==> job 9933: inputs <==
==> flow/design.v <==
`timescale 1ns / 1ps
module button_debounce (
    input clk,        
    input rst,        
    input button_in,  
    output reg button_out  
);
    parameter integer DEBOUNCE_TIME = 200; 
    reg [19:0] counter;
    reg button_state;
    always @(posedge clk or posedge rst) begin
        if (rst) begin
            counter <= 0;
            button_state <= 0;
            button_out <= 0;
        end else begin
            if (button_in != button_state) begin
                counter <= counter + 1;
                if (counter >= DEBOUNCE_TIME) begin
                    button_state <= button_in;
                    button_out <= button_in;
                    counter <= 0;
                end
            end else begin
                counter <= 0;
            end
        end
    end
endmodule
`timescale 1ns / 1ps
module operatorremainder(
    input [35:0] n,
    output reg is_multiple
);
	parameter DIVISOR = 20000;
	reg [35:0] temp;
	reg [35:0] quotient;
	reg [35:0] remainder;
	integer i;
	always @(*) begin
        temp = n;
        quotient = 0;
        remainder = 0;
        for (i = 35; i >= 0; i = i - 1) begin
            quotient = (quotient << 1) | (temp[i] ? 1'b1 : 1'b0);
            if (quotient >= DIVISOR) begin
                quotient = quotient - DIVISOR;
                remainder = (remainder << 1) | 1'b1;
            end else begin
                remainder = (remainder << 1);
            end
        end
        is_multiple = (quotient == 0);
    end
endmodule
`timescale 1ns / 1ps
module ClockTest(
	input clk,
	input rst,
	input btn,
	output reg [6:0] seg,  
	output reg [3:0] an,
	output reg buttons_pressed, 
	output reg buttons_released 
);
	wire is_divisible;  
   reg [7:0] counter;  
   reg [35:0] cnt;	 
   wire buttons_out;
	reg buttons_out_prev;
   wire [6:0] segments [15:0];  
	reg [3:0] ones;  
   reg [3:0] tens;  
	reg [3:0] s_ones;  
	reg [3:0] s_tens;  
   reg [6:0] refresh_counter;  
   reg refresh_flag;	 
   reg [7:0] clk_display;  
      assign segments[0] = 7'b1000000;   
      assign segments[1] = 7'b1111001;   
      assign segments[2] = 7'b0100100;   
      assign segments[3] = 7'b0110000;   
      assign segments[4] = 7'b0011001;   
      assign segments[5] = 7'b0010010;   
      assign segments[6] = 7'b0000010;   
      assign segments[7] = 7'b1111000;   
      assign segments[8] = 7'b0000000;   
      assign segments[9] = 7'b0010000;   
      assign segments[10] = 7'b0001000;  
      assign segments[11] = 7'b0000011;  
      assign segments[12] = 7'b1000110;  
      assign segments[13] = 7'b0100001;  
      assign segments[14] = 7'b0000110;  
      assign segments[15] = 7'b0001110;  
   button_debounce debounce (
		.clk(clk),
		.rst(rst),
		.button_in(btn),
		.button_out(buttons_out)
   );
   operatorremainder remainder (
        .n(cnt),
        .is_multiple(is_divisible)
    );
   always @ (posedge clk or posedge rst) begin
      if (rst) begin  
         cnt <= 0;
         counter <= 0;
			ones <= 0;
			tens <= 0;
			s_ones <= 0;
			s_tens <= 0;
			clk_display <= 0;
			buttons_out_prev <= 0;
			buttons_pressed <= 0;
			buttons_released <= 0;
      end else begin
			if(cnt == 1_200_000 -1) begin 
				cnt <= 0;
				ones <= 0;
				tens <= 0;
				s_ones <= 0;
				s_tens <= 0;
				clk_display <= 0;
			end else begin
			if (is_divisible) begin 
				if(clk_display == 60) begin
					s_ones <= 0;
					s_tens <= 0;
				end else begin
					clk_display <= clk_display+1;
					if(s_ones == 9) begin
						s_ones <= 0;
						s_tens <= s_tens + 1;
					end else begin
						s_ones <= s_ones + 1;
					end
				end
			end
			buttons_out_prev <= buttons_out;
			buttons_pressed <= (buttons_out & ~buttons_out_prev);	  
			buttons_released <= (~buttons_out & buttons_out_prev);  
			if (buttons_pressed) begin
				if (ones == 9) begin
					ones <= 0;
					if (tens == 9) begin
						tens <= 0;
					end else begin
						tens <= tens + 1;
					end
				end else begin
				ones <= ones + 1;
				end
			end
			cnt <= cnt + 1;
         end   
      end
   end
	always @(posedge clk or posedge rst) begin
		if (rst) begin
			refresh_counter <= 0;
			refresh_flag <= 0;
		end else begin
		refresh_counter <= refresh_counter + 1;
		if (refresh_counter == 250) begin   
			refresh_counter <= 0;
			refresh_flag <= ~refresh_flag;
		end
		end
	end
	always @(posedge clk or posedge rst) begin
		if (rst) begin
			seg <= 7'b1111111;
			an <= 4'b1111;
		end else
		case (refresh_counter[6:5])
			2'b00: begin
				seg <= segments[ones];
				an <= 4'b1110; 
			end
			2'b01: begin
				seg <= segments[tens];
				an <= 4'b1101; 
			end
				2'b10: begin
				seg <= segments[s_ones];
				an <= 4'b1011; 
			end
				2'b11: begin
				seg <= segments[s_tens];
				an <= 4'b0111; 
			end
		endcase
end
endmodule
==> flow/run.sh <==
#!/bin/bash
# the make line also repeats each setting of config.mk as NAME=value (left out here)
make -C /OpenROAD-flow-scripts/flow DESIGN_CONFIG=/design/flow/config.mk WORK_HOME=/design/flow/orfs CLKGATE_MAP_FILE= finish
==> flow/config.mk <==
export PLATFORM = sky130hd
export DESIGN_NAME = ClockTest
export DESIGN_NICKNAME = ClockTest
export VERILOG_FILES = /design/flow/design.v
export SDC_FILE = /design/flow/constraint.sdc
export NUM_CORES = 4
export LEC_CHECK = 0
export ABC_AREA = 1
export CAP_MARGIN = 20
export CORE_ASPECT_RATIO = 0.7
export CORE_MARGIN = 2
export CORE_UTILIZATION = 72
export CTS_CLUSTER_DIAMETER = 377
export CTS_CLUSTER_SIZE = 10
export HOLD_SLACK_MARGIN = 0.18
export PLACE_DENSITY_LB_ADDON = 0.12
export SETUP_SLACK_MARGIN = 2.18
export SLEW_MARGIN = 20
==> flow/constraint.sdc <==
create_clock -name core_clock -period 7.41 [get_ports {clk}]
set_input_delay 1.4820 -clock core_clock [delete_from_list [all_inputs] [get_ports {clk}]]
set_output_delay 1.4820 -clock core_clock [all_outputs]
set_load 0.01 [all_outputs]
==> job 3486: changes against job 9933 <==
CORE_ASPECT_RATIO = not set   (was 0.7)
CTS_CLUSTER_DIAMETER = not set   (was 377)
CTS_CLUSTER_SIZE = 79   (was 10)
HOLD_SLACK_MARGIN = not set   (was 0.18)
PLACE_DENSITY_LB_ADDON = 0.01   (was 0.12)
SETUP_SLACK_MARGIN = 3.85   (was 2.18)
==> flow/constraint.sdc (replaced) <==
create_clock -name core_clock -period 25.9 [get_ports {clk}]
set_input_delay 5.1800 -clock core_clock [delete_from_list [all_inputs] [get_ports {clk}]]
set_output_delay 5.1800 -clock core_clock [all_outputs]
set_load 0.01 [all_outputs]
==> job 9634: changes against job 9933 <==
CORE_ASPECT_RATIO = not set   (was 0.7)
CORE_UTILIZATION = 70   (was 72)
CTS_CLUSTER_DIAMETER = not set   (was 377)
CTS_CLUSTER_SIZE = 90   (was 10)
HOLD_SLACK_MARGIN = -0.1   (was 0.18)
MAX_ROUTING_LAYER = met4   (was not set)
PLACE_DENSITY_LB_ADDON = not set   (was 0.12)
SETUP_SLACK_MARGIN = not set   (was 2.18)
==> flow/constraint.sdc (replaced) <==
create_clock -name core_clock -period 45.2 [get_ports {clk}]
set_input_delay 9.0400 -clock core_clock [delete_from_list [all_inputs] [get_ports {clk}]]
set_output_delay 9.0400 -clock core_clock [all_outputs]
set_load 0.01 [all_outputs]
==> job 2414: changes against job 9933 <==
CORE_ASPECT_RATIO = not set   (was 0.7)
CORE_UTILIZATION = 68   (was 72)
CTS_CLUSTER_DIAMETER = 294   (was 377)
CTS_CLUSTER_SIZE = 98   (was 10)
HOLD_SLACK_MARGIN = not set   (was 0.18)
PLACE_DENSITY_LB_ADDON = not set   (was 0.12)
SETUP_SLACK_MARGIN = not set   (was 2.18)
==> flow/constraint.sdc (replaced) <==
create_clock -name core_clock -period 20.8 [get_ports {clk}]
set_input_delay 4.1600 -clock core_clock [delete_from_list [all_inputs] [get_ports {clk}]]
set_output_delay 4.1600 -clock core_clock [all_outputs]
set_load 0.01 [all_outputs]
==> results.txt <==
run results: Fail Step=3_5_place_dp, number of cell rows=67, placeable core region=47800 sq um, die extent in x=267 um, floorplan die height=between 150 and 200 um, register share after synthesis=around 7.4%, count of state elements after synthesis=102, starting density of the core=around 73%, Tool Error=[ERROR DPL-0033] detailed placement checks failed during check placement., number of top-level pins=16, routability congestion estimate=between 1 and 1.5, run status=stopped before the end
[end of results for job 9933]
==> results.txt <==
run results: run status=stopped before the end, floorplan die height=224 um, Fail Step=5_1_grt, starting density of the core=72.9%, die extent in x=224 um, Tool Error=[ERROR GRT-0232] Routing congestion too high. Check the congestion heatmap in the GUI., routability congestion estimate=between 1 and 1.5, register share after synthesis=~7.4%, number of top-level pins=16, count of state elements after synthesis=around 100
[end of results for job 3486]
==> results.txt <==
run results: number of cell rows=just over 80, floorplan die height=around 230 um, register share after synthesis=roughly 7.4%, Fail Step=5_1_grt, Tool Error=[ERROR GRT-0116] Global routing finished with congestion. Check the congestion regions in the DRC Viewer., run status=stopped before the end, routability congestion estimate=about 1.1, count of state elements after synthesis=102, starting density of the core=69.1%, placeable core region=50300 sq um, number of top-level pins=16, die extent in x=around 230 um
[end of results for job 2414]
==> results.txt <==
yosys + openroad results -> run status=no timing/DRC/antenna violations, placeable core region=49000 sq um, number of cell rows=between 80 and 90, cts bufs inserted=9, die extent in x=227 um, register share after synthesis=7.39%, floorplan die height=roughly 230 um, combined area of all synthesized cells=about 35000 sq um, routability congestion estimate=about 1.1, kind of critical path=flop to flop, Syn Area/Cell=~6 sq um, non-clock buffer instance count of the final layout=19, starting density of the core=between 70% and 80%, placed cell count=6252
[end of results for job 9634]

========
==> ember: inputs <==
Starts from the design.v that is shown in full above.
clock: 25.9 ns
lec_check: 0
abc_area: 1
cap_margin: 20
core_margin: 2
core_utilization: 70
cts_cluster_diameter: 195
cts_cluster_size: 72
place_density_lb_addon: 0.01
setup_slack_margin: 3.85
slew_margin: 20
run.sh (not shown) runs the stock make flow with config.mk's settings and CLKGATE_MAP_FILE=.
==> inputs of violet, as changes to ember <==
--- a/flow/config.mk
+++ b/flow/config.mk
@@ -9,8 +9,10 @@
 export CAP_MARGIN = 20
+export CORE_ASPECT_RATIO = 0.77
 export CORE_MARGIN = 2
-export CORE_UTILIZATION = 70
-export CTS_CLUSTER_DIAMETER = 195
-export CTS_CLUSTER_SIZE = 72
+export CORE_UTILIZATION = 72
+export CTS_CLUSTER_SIZE = 79
+export HOLD_SLACK_MARGIN = -0.08
+export MAX_ROUTING_LAYER = met4
 export PLACE_DENSITY_LB_ADDON = 0.01
-export SETUP_SLACK_MARGIN = 3.85
+export SETUP_SLACK_MARGIN = 3.57
 export SLEW_MARGIN = 20
==> flow/constraint.sdc (replaced) <==
create_clock -name core_clock -period 25.6 [get_ports {clk}]
set_input_delay 5.1200 -clock core_clock [delete_from_list [all_inputs] [get_ports {clk}]]
set_output_delay 5.1200 -clock core_clock [all_outputs]
set_load 0.01 [all_outputs]
==> inputs of willow, as changes to ember <==
--- a/flow/config.mk
+++ b/flow/config.mk
@@ -10,7 +10,6 @@
 export CORE_MARGIN = 2
-export CORE_UTILIZATION = 70
-export CTS_CLUSTER_DIAMETER = 195
-export CTS_CLUSTER_SIZE = 72
+export CORE_UTILIZATION = 72
+export CTS_CLUSTER_SIZE = 79
+export MAX_ROUTING_LAYER = met4
 export PLACE_DENSITY_LB_ADDON = 0.01
-export SETUP_SLACK_MARGIN = 3.85
 export SLEW_MARGIN = 20
==> flow/constraint.sdc (replaced) <==
create_clock -name core_clock -period 25.6 [get_ports {clk}]
set_input_delay 5.1200 -clock core_clock [delete_from_list [all_inputs] [get_ports {clk}]]
set_output_delay 5.1200 -clock core_clock [all_outputs]
set_load 0.01 [all_outputs]
==> results.txt <==
run metrics: effective utilization at floorplan 72.9%, post-place instance area about 35,000 sq um, total routing resource utilization after global routing 38.0%, global route overflow 0, routability congestion estimate 1.06, status complete, no violations, number of placement rows around 80, placed wire-length estimate after detailed placement just under 80 mm, Die Size ~50,000 sq um
Source of the figures above: willow

==> results.txt <==
yosys + openroad results -> status aborted with a tool error, stage where the flow stopped 5_1_grt, tool error [ERROR GRT-0232] Routing congestion too high. Check the congestion heatmap in the GUI., routability congestion estimate between 1 and 1.5, post-place instance area about 35,000 sq um, Die Size 50,000 sq um, number of placement rows roughly 70, global route overflow between 1k and 1.5k
Source of the figures above: violet

==> results.txt <==
yosys + openroad results -> number of placement rows around 81, stage where the flow stopped 5_1_grt, total routing resource utilization after global routing between 70 and 80%, status aborted with a tool error, global route overflow 70, tool error [ERROR GRT-0232] Routing congestion too high. Check the congestion heatmap in the GUI.
Source of the figures above: ember


========
==> run a: inputs <==
RTL: the design.v shown in full above, as it stands there.
make LEC_CHECK=0 ABC_AREA=1 CAP_MARGIN=20 CELL_PAD_IN_SITES_DETAIL_PLACEMENT=0 CELL_PAD_IN_SITES_GLOBAL_PLACEMENT=0 CORE_MARGIN=2 CORE_UTILIZATION=72 CTS_CLUSTER_DIAMETER=236 CTS_CLUSTER_SIZE=80 GPL_ROUTABILITY_DRIVEN=0 MAX_ROUTING_LAYER=met4 PLACE_DENSITY_LB_ADDON=0.01 SETUP_SLACK_MARGIN=0.95 SLEW_MARGIN=20 finish   # period 25.6 ns
==> run b: changes against run a <==
- CORE_ASPECT_RATIO: unset -> 0.89
- CTS_CLUSTER_DIAMETER: 236 -> 75
- CTS_CLUSTER_SIZE: 80 -> 24
- GPL_ROUTABILITY_DRIVEN: 0 -> 1
- HOLD_SLACK_MARGIN: unset -> -0.1
- MAX_ROUTING_LAYER: met4 -> unset
- PLACE_DENSITY_LB_ADDON: 0.01 -> 0.27
- SETUP_SLACK_MARGIN: 0.95 -> 3.83
==> run c: changes against run a <==
- CORE_ASPECT_RATIO: unset -> 0.5
- CTS_CLUSTER_DIAMETER: 236 -> 220
- CTS_CLUSTER_SIZE: 80 -> 98
- MAX_ROUTING_LAYER: met4 -> unset
- PLACE_DENSITY: unset -> 0.43
- PLACE_DENSITY_LB_ADDON: 0.01 -> unset
- SETUP_SLACK_MARGIN: 0.95 -> 5.0
==> flow/constraint.sdc (replaced) <==
create_clock -name core_clock -period 57.8 [get_ports {clk}]
set_input_delay 11.5600 -clock core_clock [delete_from_list [all_inputs] [get_ports {clk}]]
set_output_delay 11.5600 -clock core_clock [all_outputs]
set_load 0.01 [all_outputs]
==> run d: changes against run a <==
- ABC_AREA: 1 -> unset
- CELL_PAD_IN_SITES_DETAIL_PLACEMENT: 0 -> unset
- CELL_PAD_IN_SITES_GLOBAL_PLACEMENT: 0 -> unset
- CORE_UTILIZATION: 72 -> 40
- CTS_CLUSTER_DIAMETER: 236 -> unset
- CTS_CLUSTER_SIZE: 80 -> unset
- GPL_ROUTABILITY_DRIVEN: 0 -> unset
- MAX_ROUTING_LAYER: met4 -> unset
- PLACE_DENSITY_LB_ADDON: 0.01 -> unset
- SETUP_SLACK_MARGIN: 0.95 -> unset
==> flow/constraint.sdc (replaced) <==
create_clock -name core_clock -period 50.0 [get_ports {clk}]
set_input_delay 10.0000 -clock core_clock [delete_from_list [all_inputs] [get_ports {clk}]]
set_output_delay 10.0000 -clock core_clock [all_outputs]
set_load 0.01 [all_outputs]
==> results.txt <==
# Cells Yosys - 5661
Cell type with the largest total area - nand2_1
XOR/XNOR Fraction of Synth Area - 0.02622
Error msg - [ERROR GRT-0232] Routing congestion too high. Check the congestion heatmap in the GUI.
Met3 GRT Util - 0.6907
Simple share - 0.7180
DIE WIDTH - 236.8 um
Synth top cells by count - 1562 x nand2_1, 610 x inv_1, 545 x nand3_1
Synth Seq Share - 0.07388
Total GRT Usage - 0.7825
Last stage - global routing
YS chip area - 0.03473 mm2
Aoi share - 0.03916
Worst slack, placed - -0.9569 ns
Adder Share, Synth - 0.01297
Fp_density - 0.7330
Area leader share - 0.1688
Synth Area per Inst - 6.136 um2
Status - stopped before the end
The numbers above come from run b.

==> results.txt <==
Status - no timing/DRC/antenna violations
Total GRT Usage - 0.2571
Worst slack, placed - 6.210 ns
Synth Area per Inst - 7.054 um2
DIE WIDTH - 278.4 um
# hold bufs at CTS - 0
Area leader share - 0.08987
Simple share - 0.3253
Aoi share - 0.3479
Adder Share, Synth - 0.01529
# Cells Yosys - 4269
Synth Seq Share - 0.08522
Synth top cells by count - 389 x nand2_1, 348 x nor2_1, 309 x xnor2_1
Slew @ Worst Pin - 1.083 ns
Fp_density - 0.4045
The numbers above come from run d.

==> results.txt <==
YS chip area - 0.03473 mm2
Status - no timing/DRC/antenna violations
Worst slack, placed - 27.66 ns
Cell type with the largest total area - nand2_1
Fp_density - 0.7355
Adder Share, Synth - 0.01297
Sw Pwr - 46.93 uW
XOR/XNOR Fraction of Synth Area - 0.02622
Top cell by count, worst path - nand2_2
Area leader share - 0.1688
Worst hold stages - 1
Total GRT Usage - 0.3624
Synth Seq Share - 0.07388
Synth Area per Inst - 6.136 um2
Aoi share - 0.03916
Synth top cells by count - 1562 x nand2_1, 610 x inv_1, 545 x nand3_1
# Cells Yosys - 5661
Tool warnings - 37
DIE WIDTH - 314.6 um
The numbers above come from run c.

==> results.txt <==
Status - no timing/DRC/antenna violations
Final hold violation count - 0
Non-Filler Instances - 6421
Top power group - sequential cells
Adder Share, Synth - 0.01297
Cell type with the largest total area - nand2_1
Fp_density - 0.7290
Simple share - 0.7180
Worst slack, placed - -0.7928 ns
Synth top cells by count - 1562 x nand2_1, 610 x inv_1, 545 x nand3_1
Post-CTS setup buffer count - 16
Area leader share - 0.1688
DIE WIDTH - 223.6 um
Aoi share - 0.03916
XOR/XNOR Fraction of Synth Area - 0.02622
Synth Seq Share - 0.07388
YS chip area - 0.03473 mm2
Met3 GRT Util - 0.03764
The numbers above come from run a.

Power and IR drop assume default switching activity.
